Setup of run 1:
// Controller_FIR
module Controller_FIR (
	input	[7:0] 	VPPG,             
	input 		  	Find_Setting,     
	input 		  	CLK,              
	input 		  	rst_n,            
	output 	[6:0] 	DC_Comp,          
	output 	[3:0] 	pga_Gain,         
	output 		  	LED_IR,           
	output 		  	LED_RED,          
	output  [19:0] 	Out_RED_Filtered, 
	output  [19:0] 	Out_IR_Filtered,  
	output  [3:0] 	LED_Drive         
);
	wire [7:0] IR_ADC_Value, RED_ADC_Value;
	wire 	   CLK_Filter;
	reg        CLK_Filter_q;    
	wire       Filter_En;       
	always @(posedge CLK or negedge rst_n) begin
		if (!rst_n) CLK_Filter_q <= 1'b0;
		else        CLK_Filter_q <= CLK_Filter;
	end
	assign Filter_En = CLK_Filter & ~CLK_Filter_q;
    Controller ct(  .Vppg(VPPG), 
                    .Find_Setting(Find_Setting), 
                    .CLK(CLK), 
                    .rst_n(rst_n), 
                    .DC_Comp(DC_Comp), 
                    .PGA_Gain(pga_Gain), 
                    .CLK_Filter(CLK_Filter), 
                    .LED_IR(LED_IR), 
                    .LED_RED(LED_RED),
                    .IR_ADC_Value(IR_ADC_Value), 
                    .RED_ADC_Value(RED_ADC_Value), 
                    .LED_Drive(LED_Drive)); 
	FIR_Filter red( .CLK(CLK),
                    .CLK_Filter(Filter_En), 
                    .input_data(RED_ADC_Value),
                    .rst_n(rst_n),  
                    .output_data(Out_RED_Filtered));
	FIR_Filter ir(  .CLK(CLK),
                    .CLK_Filter(Filter_En), 
  ...
Size in the first run: roughly 1000 flip-flops, roughly 69000 µm² of cells after synthesis.
make LEC_CHECK=0 ABC_AREA=1 CAP_MARGIN=20 CORE_MARGIN=2 CORE_UTILIZATION=72 CTS_CLUSTER_DIAMETER=224 PLACE_DENSITY_LB_ADDON=0.02 SETUP_SLACK_MARGIN=-0.12 SLEW_MARGIN=20 TNS_END_PERCENT=5 finish   # period 4.02 ns
run.sh (not shown) runs the stock make flow with config.mk's settings and CLKGATE_MAP_FILE=.
No crash in run 1: every stage finished, but the layout fails its final checks due to negative setup slack.
Relative to run 1, the following input files were edited for run 2:
Settings: PLACE_DENSITY_LB_ADDON no longer set, was 0.02; SETUP_SLACK_MARGIN no longer set, was -0.12; CORE_UTILIZATION now 68, was 72; CTS_CLUSTER_DIAMETER no longer set, was 224; TNS_END_PERCENT no longer set, was 5; the clock period (ns, I/O delays scaled along) now 5.16, was 4.02.
Notes after the runs:
Ran to the end and failed final checks on negative setup slack: run 2. Measured against each other, run 1 and run 2 differ in slew at the pin closest to its max-slew limit, the higher figure coming from run 2. Taking run 1 as the reference point, the critical path data arrival time of run 2 rises by 0.09 ns. Per the comparison of run 2 with run 1, detailed-routed wire length on met3 shrank by about 20%, setup slack grew by 1.06 ns.
### run 2 -> run 3
Settings: CORE_UTILIZATION: 68 -> 70; CTS_CLUSTER_SIZE: unset -> 38; ABC_AREA: 1 -> unset; the clock period (ns, I/O delays scaled along): 5.16 -> 5.85.
==> comparison <==
Delta (run 3 minus run 2): average cell area after synthesis saw an increase, total met2 wirelength after detailed routing saw a decrease. Run 2 ended up with met5 as its highest layer used for signal routing; run 3 ended up with met4. Between run 2 and run 3, number of global-route vias before repair is lower for run 3, run 2 comes in above that. Vertical extent of the die delta for run 3 relative to run 2: about 2.4% lower. Run 3 packs its core tighter than run 2. To summarise run 3: no stage aborted, but the layout did not pass its checks, failing on negative setup slack. Higher sequential share of layout area was reported by run 3, not run 2.
The inputs of run 4 differ from those of run 3 as listed below.
Settings: CTS_CLUSTER_SIZE: 38 -> unset; CORE_UTILIZATION: 70 -> 71; the clock period (ns, I/O delays scaled along): 5.85 -> 7.24.
Results
Run 4: all stages complete, timing, DRC and antenna checks passed
Run 4: via count is about 1.6% lower than what run 3 reported.
Measured against each other, run 3 and run 4 differ in via count normalized by instance count, the higher figure coming from run 3.
Against run 3, run 4 comes in about 1.6% lower on final cell area excluding filler cells.
Going from run 3 to run 4, non-clock buffer total of the final layout shrinks by 77.
Run 3 ended up with met4 as its highest metal layer used by the detailed router; run 4 ended up with met5.
Run 4 vs run 3 — met1 track utilization from global routing dropped 3.3 points.
Signed area change from the synthesized netlist to the final layout: lower on run 4
diff inputs: run 4 => run 5
Settings: CTS_CLUSTER_DIAMETER: unset -> 280; CORE_UTILIZATION: 71 -> 65; the clock period (ns, I/O delays scaled along): 7.24 -> 5.92.
==> results <==
Run 4 ran to completion and came out clean on the timing, design-rule and antenna checks. Although run 5 finished all stages, its layout failed final checks on negative setup slack. In run 5 the total length of routed met2 wires turned out 6.6 mm lower than in run 4. On detailed-route wire length, run 4 and run 5 are basically level. Changes observed in run 5 relative to run 4: post-route minimum period now smaller. In the final reports, the cell area of run 5 is larger than that of run 4.

Starting RTL as in the previous note.
clock: 10.6 ns
lec_check: 0
abc_area: 1
cap_margin: 30
cell_pad_in_sites_detail_placement: 0
cell_pad_in_sites_global_placement: 3
core_margin: 5
core_utilization: 29
cts_cluster_diameter: 36
place_density_lb_addon: 0.24
setup_slack_margin: 2.71
slew_margin: 35
tns_end_percent: 50
Next try:
Settings changed: CORE_MARGIN 5 to 9, GPL_ROUTABILITY_DRIVEN set to 0, MIN_ROUTING_LAYER set to met2.
Clock-buffer cell count goes up by 7. Cell count barely changes. Synthesized area stays the same.
Next try:
Settings changed: CAP_MARGIN 30 to 20, CELL_PAD_IN_SITES_DETAIL_PLACEMENT 0 to not set, CELL_PAD_IN_SITES_GLOBAL_PLACEMENT 3 to not set, CORE_MARGIN 9 to 2, CORE_UTILIZATION 29 to 72, CTS_CLUSTER_DIAMETER 36 to not set, GPL_ROUTABILITY_DRIVEN 0 to not set, MIN_ROUTING_LAYER met2 to not set, PLACE_DENSITY set to 0.65, PLACE_DENSITY_LB_ADDON 0.24 to not set, SETUP_SLACK_MARGIN 2.71 to not set, SLEW_MARGIN 35 to 5, TNS_END_PERCENT 50 to not set.
Clock period 10.6 ns to 4.5 ns, I/O delays scaled along.
Result: The new run finished but fails on negative setup slack; wire length came out lower by 17%; die area came out lower by 62%; via count fell by 26%; clock skew fell by 0.063 ns; area after synthesis stays the same; synthesized cell count does not change; worst setup slack is worse by 5.3 ns; fmax increases by 13%.
Next try:
Settings changed: ABC_AREA 1 to not set, CTS_CLUSTER_DIAMETER set to 224, PLACE_DENSITY 0.65 to not set, SLEW_MARGIN 5 to 20.
Clock period 4.5 ns to 5.94 ns, I/O delays scaled along.
Outcome:
- The changed run completed and failed the layout checks on negative setup slack
- clock-buffer cell count rose by 2
- synthesized cell count fell by roughly a tenth
- core utilization fell by 1.4 points
- register-to-register slack improved by 0.81 ns
- maximum frequency fell by roughly a tenth
Next try:
Settings changed: ABC_AREA set to 1, CTS_CLUSTER_DIAMETER 224 to not set, PLACE_DENSITY_LB_ADDON set to 0.03.
Clock period 5.94 ns to 4.28 ns, I/O delays scaled along.
After rerunning: The changed run produced a layout that fails on negative setup slack. Count of clock-buffer cells in the layout went down by 4. Utilization went up by 2.3 points. Hold slack is worse by 0.16 ns. First-iteration DRC count goes up by a little under a tenth.

== lane 1 ==
Controller_FIR again, from the RTL that the note above started with.
==> flow/design.v (excerpt) <==
module Controller_FIR (
	input	[7:0] 	VPPG,             
	input 		  	Find_Setting,     
	input 		  	CLK,              
	input 		  	rst_n,            
	output 	[6:0] 	DC_Comp,          
	output 	[3:0] 	pga_Gain,         
	output 		  	LED_IR,           
	output 		  	LED_RED,          
	output  [19:0] 	Out_RED_Filtered, 
	output  [19:0] 	Out_IR_Filtered,  
	output  [3:0] 	LED_Drive         
);
make LEC_CHECK=0 ABC_AREA=1 CAP_MARGIN=5 CORE_MARGIN=2 CORE_UTILIZATION=68 CTS_CLUSTER_DIAMETER=90 HOLD_SLACK_MARGIN=-0.08 SLEW_MARGIN=20 TNS_END_PERCENT=5 finish   # period 4.27 ns
| lane 1 | all stages done | FAIL | negative setup slack |
The following lists how lane 2 was set up differently from lane 1:
- CORE_UTILIZATION now 72, was 68
- CTS_CLUSTER_DIAMETER no longer set, was 90
- HOLD_SLACK_MARGIN no longer set, was -0.08
- TNS_END_PERCENT no longer set, was 5
- CAP_MARGIN now 20, was 5
- the clock period (ns, I/O delays scaled along) now 5.5, was 4.27
Notes after the runs:
Sequential share of layout area (lane 2 over lane 1): increase, 0.67 points
The critical path data arrival time number comes out higher for lane 2 vs lane 1.
Met1 wire length, lane 2 vs lane 1: down by a few percent
Changes observed in lane 2 relative to lane 1: clock buffer count in the final layout down 1; first-pass GRT wire length has increased; count of non-filler cells in the finished layout decreased by 211 relative to the old numbers.
Sequential cell count came out exactly the same in lane 2 and lane 1.
red.order[1][1]$_DFFE_PN0P_ as the beginning of the critical path was reported by lane 2, and red.order[1][3]$_DFFE_PN0P_ by lane 1.
Although lane 2 finished all stages, its layout failed final checks on negative setup slack.
Edits applied to the flow inputs when going from lane 2 to lane 3:
- putting CTS_CLUSTER_DIAMETER at 224 where nothing was set
- putting PLACE_DENSITY_LB_ADDON at 0.02 where nothing was set
- swapping 5.5 for 5.2 in the clock period (ns, I/O delays scaled along)
--- outcome ---
- Lane 3 had finished all stages when the layout checks came back failing, citing negative setup slack.
- Comparing lane 3 against lane 2, there is no change at all in yosys synthesis chip area.
- | setup slack | lane 3 vs lane 2 | 270 ps lower |
- Number of buffers and inverters on the critical path: lane 2 and lane 3 compared, higher one is lane 3
- From lane 2 to lane 3 the numbers moved as follows: number of nets in the final layout comparable, smallest hold slack now larger.
- Delta (lane 3 minus lane 2): total antenna diodes in the routed design fell 1.
--- input diff lane 3..lane 4 ---
- ABC_AREA: 1 -> unset
- CTS_CLUSTER_DIAMETER: 224 -> unset
- PLACE_DENSITY_LB_ADDON: 0.02 -> unset
- CORE_UTILIZATION: 72 -> 40
- the clock period (ns, I/O delays scaled along): 5.2 -> 7.24
==> comparison <==
Lane 4 | status: complete | timing, DRC, antenna: pass. Lane 3 has lower horizontal die dimension than lane 4. Taking lane 3 as the reference, in lane 4 placeable core region saw an increase, fmax has decreased, count of clock-buffer cells in the layout higher, utilization shrank by 36 points. Delta(number of well taps, lane 4 - lane 3) > 0.
